== quartz ==
// pixel_generation
module pixel_generation(
    input clk,                               
    input reset,                             
    input video_on,                          
    input [9:0] x, y,    
    input KEY_UP, KEY_DOWN, KEY_LEFT, KEY_RIGHT,
    output reg [11:0] rgb                    
    );
For scale: roughly 1800 cells after synthesis, ~34 flip-flops, about 39 I/O pins, about 12000 um^2 of cells after synthesis.
==> flow/config.mk <==
export PLATFORM = sky130hd
export DESIGN_NAME = pixel_generation
export DESIGN_NICKNAME = pixel_generation
export VERILOG_FILES = /design/flow/design.v
export SDC_FILE = /design/flow/constraint.sdc
export NUM_CORES = 4
export LEC_CHECK = 0
export CAP_MARGIN = 0
export CELL_PAD_IN_SITES_GLOBAL_PLACEMENT = 1
export CORE_ASPECT_RATIO = 0.52
export CORE_MARGIN = 7
export CORE_UTILIZATION = 20
export CTS_CLUSTER_DIAMETER = 247
export GPL_TIMING_DRIVEN = 0
export HOLD_SLACK_MARGIN = 0.18
export MAX_ROUTING_LAYER = met4
export MIN_ROUTING_LAYER = met1
export SETUP_SLACK_MARGIN = 1.52
export SLEW_MARGIN = 20
export TNS_END_PERCENT = 20
==> flow/constraint.sdc <==
create_clock -name core_clock -period 6.62 [get_ports {clk}]
set_input_delay 1.3240 -clock core_clock [delete_from_list [all_inputs] [get_ports {clk}]]
set_output_delay 1.3240 -clock core_clock [all_outputs]
set_load 0.01 [all_outputs]
run.sh (not shown) runs the stock make flow with config.mk's settings and CLKGATE_MAP_FILE=.
The inputs of raven differ from those of quartz as listed below.
Settings: removing CELL_PAD_IN_SITES_GLOBAL_PLACEMENT (formerly 1); changing CORE_UTILIZATION from 20 to 68; removing CORE_ASPECT_RATIO (formerly 0.52); changing TNS_END_PERCENT from 20 to 70; changing SETUP_SLACK_MARGIN from 1.52 to -0.34; changing CORE_MARGIN from 7 to 2; removing GPL_TIMING_DRIVEN (formerly 0); changing CAP_MARGIN from 0 to 20; removing HOLD_SLACK_MARGIN (formerly 0.18); changing the clock period (ns, I/O delays scaled along) from 6.62 to 4.94.
[summary]
raven: flow complete, layout not clean; failing: max-capacitance violations, max-slew violations, negative setup slack
Reported for raven and quartz, detailed-route DRC error count turned out identical to the last digit.
Wire length per cell after detailed routing (higher): quartz
Changes observed in raven relative to quartz: clock skew now smaller; cell area after layout has decreased.
raven against quartz: sequential portion of the cell area shows an increase of 0.56 points, inverter tally of the final layout excluding the clock network shows no meaningful change.
Modified inputs, juniper compared to raven
Settings: SETUP_SLACK_MARGIN no longer set, was -0.34; TNS_END_PERCENT no longer set, was 70; MIN_ROUTING_LAYER no longer set, was met1; CTS_CLUSTER_DIAMETER no longer set, was 247; CORE_UTILIZATION now 58, was 68; MAX_ROUTING_LAYER no longer set, was met4; the clock period (ns, I/O delays scaled along) now 8.23, was 4.94.
==> results <==
Across juniper and raven, a clean result was obtained everywhere but in raven.
Between juniper and raven, the setup slack is lower for raven.
Effective utilization at floorplan, juniper and raven: higher on raven
Comparing juniper and raven, the higher sequential share of cell area was measured on juniper.
Taking raven as the reference point, the final routed wirelength across all metal layers of juniper rises by about 1.6%.
Number of buffers other than clock buffers in the final layout in juniper is about 70% lower than in raven
Looking at layout buffering overhead excluding clock cells across juniper and raven, the one that comes out lower is juniper.

zinc:
Starting RTL as in the previous note.
// pixel_generation
module pixel_generation(
    input clk,                               
    input reset,                             
    input video_on,                          
    input [9:0] x, y,    
    input KEY_UP, KEY_DOWN, KEY_LEFT, KEY_RIGHT,
    output reg [11:0] rgb                    
    );
==> flow/config.mk <==
export PLATFORM = sky130hd
export DESIGN_NAME = pixel_generation
export DESIGN_NICKNAME = pixel_generation
export VERILOG_FILES = /design/flow/design.v
export SDC_FILE = /design/flow/constraint.sdc
export NUM_CORES = 4
export LEC_CHECK = 0
export ABC_AREA = 1
export CAP_MARGIN = 20
export CELL_PAD_IN_SITES_GLOBAL_PLACEMENT = 0
export CORE_ASPECT_RATIO = 0.5
export CORE_MARGIN = 7
export CORE_UTILIZATION = 65
export CTS_CLUSTER_DIAMETER = 247
export CTS_CLUSTER_SIZE = 100
export MAX_ROUTING_LAYER = met4
export MIN_ROUTING_LAYER = met1
export PLACE_DENSITY_LB_ADDON = 0.08
export SETUP_SLACK_MARGIN = 1.15
export SLEW_MARGIN = 20
export TNS_END_PERCENT = 5
==> flow/constraint.sdc <==
create_clock -name core_clock -period 6.62 [get_ports {clk}]
set_input_delay 1.3240 -clock core_clock [delete_from_list [all_inputs] [get_ports {clk}]]
set_output_delay 1.3240 -clock core_clock [all_outputs]
set_load 0.01 [all_outputs]
[inputs] willow vs zinc
# zinc
export LEC_CHECK = 0
export ABC_AREA = 1
export CAP_MARGIN = 20
export CELL_PAD_IN_SITES_GLOBAL_PLACEMENT = 0
export CORE_ASPECT_RATIO = 0.5
export CORE_MARGIN = 7
export CORE_UTILIZATION = 65
export CTS_CLUSTER_DIAMETER = 247
export CTS_CLUSTER_SIZE = 100
export MAX_ROUTING_LAYER = met4
export MIN_ROUTING_LAYER = met1
export PLACE_DENSITY_LB_ADDON = 0.08
export SETUP_SLACK_MARGIN = 1.15
export SLEW_MARGIN = 20
export TNS_END_PERCENT = 5
create_clock -name core_clock -period 6.62 [get_ports {clk}]
# willow
export LEC_CHECK = 0
export CAP_MARGIN = 20
export CORE_MARGIN = 2
export CORE_UTILIZATION = 66
export MAX_ROUTING_LAYER = met4
export SLEW_MARGIN = 20
create_clock -name core_clock -period 9.58 [get_ports {clk}]
### Flow results
willow completed end to end with timing, DRC and antenna clean. Relative to zinc, the routed metal-1 wirelength measured on willow has increased by a few percent. In the metrics for zinc and willow, the one carrying the higher number of inserted filler cells in the final layout is zinc. Between zinc and willow, the clock-cell share of area is higher for willow. Per the comparison of willow with zinc, depth of the worst register-to-register path shrank by 9; fraction of the mapped netlist area in adder cells held steady.
Here is what was changed in the inputs of delta compared with willow.
# willow
export LEC_CHECK = 0
export CAP_MARGIN = 20
export CORE_MARGIN = 2
export CORE_UTILIZATION = 66
export MAX_ROUTING_LAYER = met4
export SLEW_MARGIN = 20
create_clock -name core_clock -period 9.58 [get_ports {clk}]
# delta
export LEC_CHECK = 0
export CAP_MARGIN = 20
export CORE_MARGIN = 2
export CORE_UTILIZATION = 66
export SLEW_MARGIN = 20
create_clock -name core_clock -period 8.18 [get_ports {clk}]
Results
- The flow did not stop early for willow: all stages ran, and the layout cleared the timing, DRC and antenna checks.
- No stage failed in delta, and the final checks on the layout all came back clean.
- Diff willow -> delta: flip-flop and latch share of the layout cell area neither gained nor lost much; setup slack lost 0.82 ns; data required time of the worst path lost 1.12 ns.
- Higher count of vias placed by the detailed router among delta and willow: delta
- Number of well taps of willow is on par with delta.
- met3 capacity usage during global routing ends up lower on willow.
- delta: buffer share of cell area higher than willow
What fjord does differently from delta at the input level:
# delta
export LEC_CHECK = 0
export CAP_MARGIN = 20
export CORE_MARGIN = 2
export CORE_UTILIZATION = 66
export SLEW_MARGIN = 20
create_clock -name core_clock -period 8.18 [get_ports {clk}]
# fjord
export LEC_CHECK = 0
export CAP_MARGIN = 20
export CORE_MARGIN = 2
export CORE_UTILIZATION = 72
export CTS_CLUSTER_DIAMETER = 222
export CTS_CLUSTER_SIZE = 21
export SLEW_MARGIN = 20
create_clock -name core_clock -period 4.84 [get_ports {clk}]
### Flow results
Status: fjord FAILED at global routing (5_1_grt) (tool error)
Lower x dimension of the die goes to fjord over delta.
Y dimension of the die of fjord falls short of that of delta by a few percent.
Synthesized-area fraction occupied by ao, oa, aoi and oai cells came out exactly the same in delta and fjord.
Diff delta -> fjord: adder and majority cell fraction of the synthesized area level, share of synthesized cell area in and, or, nand and nor gates level.
Diff delta -> fjord: worst slack at placement saw a decrease, buffer count from post-CTS setup fixing increased by 9 relative to the old numbers, placed cell count went up by 238, number of buffers added by the clock tree synthesis step roughly the same.
Measured against delta, the core area of fjord comes out at 0.918 times the reference value.
In fjord, die area is lower than in delta.

pixel_generation again, from the RTL that the note above started with.
clock: 4.52 ns
lec_check: 0
abc_area: 1
cap_margin: 15
core_aspect_ratio: 1.39
core_margin: 2
core_utilization: 72
cts_cluster_diameter: 393
cts_cluster_size: 10
place_density: 0.39
slew_margin: 20
tns_end_percent: 10
The first run failed in global routing.
Then changed:
--- a/flow/config.mk
+++ b/flow/config.mk
@@ -8,3 +8 @@
-export ABC_AREA = 1
-export CAP_MARGIN = 15
-export CORE_ASPECT_RATIO = 1.39
+export CAP_MARGIN = 20
@@ -13,3 +11,3 @@
-export CTS_CLUSTER_DIAMETER = 393
-export CTS_CLUSTER_SIZE = 10
-export PLACE_DENSITY = 0.39
+export CTS_CLUSTER_DIAMETER = 398
+export CTS_CLUSTER_SIZE = 99
+export PLACE_DENSITY = 0.83
==> flow/constraint.sdc (replaced) <==
create_clock -name core_clock -period 7.29 [get_ports {clk}]
set_input_delay 1.4580 -clock core_clock [delete_from_list [all_inputs] [get_ports {clk}]]
set_output_delay 1.4580 -clock core_clock [all_outputs]
set_load 0.01 [all_outputs]
This time the run finished clean. Synthesized area increases by 1.9%. Synthesized cell count decreases by 22%. Die area increases by 1.8%.
Then changed:
--- a/flow/config.mk
+++ b/flow/config.mk
@@ -10,4 +10 @@
-export CORE_UTILIZATION = 72
-export CTS_CLUSTER_DIAMETER = 398
-export CTS_CLUSTER_SIZE = 99
-export PLACE_DENSITY = 0.83
+export CORE_UTILIZATION = 57
@@ -15 +11,0 @@
-export TNS_END_PERCENT = 10
==> flow/constraint.sdc (replaced) <==
create_clock -name core_clock -period 8.35 [get_ports {clk}]
set_input_delay 1.6700 -clock core_clock [delete_from_list [all_inputs] [get_ports {clk}]]
set_output_delay 1.6700 -clock core_clock [all_outputs]
set_load 0.01 [all_outputs]
After rerunning: The changed run completed with no timing, DRC or antenna violations. Utilization goes down by 17 points. Cell area barely changes. Clock-buffer cell count is unchanged. Worst setup slack improved by 440 ps. Sequential share of layout area is about the same. Non-clock buffer count goes down by 14. Synthesized cell count stays the same. Via count goes down by 3.6%.
Then changed:
--- a/flow/config.mk
+++ b/flow/config.mk
@@ -10 +10 @@
-export CORE_UTILIZATION = 57
+export CORE_UTILIZATION = 60
==> flow/constraint.sdc (replaced) <==
create_clock -name core_clock -period 5.0 [get_ports {clk}]
set_input_delay 1.0000 -clock core_clock [delete_from_list [all_inputs] [get_ports {clk}]]
set_output_delay 1.0000 -clock core_clock [all_outputs]
set_load 0.01 [all_outputs]
Now the flow completed, yet does not pass: setup timing.
Clock-buffer cell count is lower by 2.
Synthesized cell count is unchanged.
Die area is lower by a few percent.
Design area is higher by about a fifth.
Global-route usage is higher by 4.6 points.
Worst setup slack loses 620 ps.
Utilization is higher by 17 points.
Worst hold slack loses 30 ps.
Flip-flop count is unchanged.
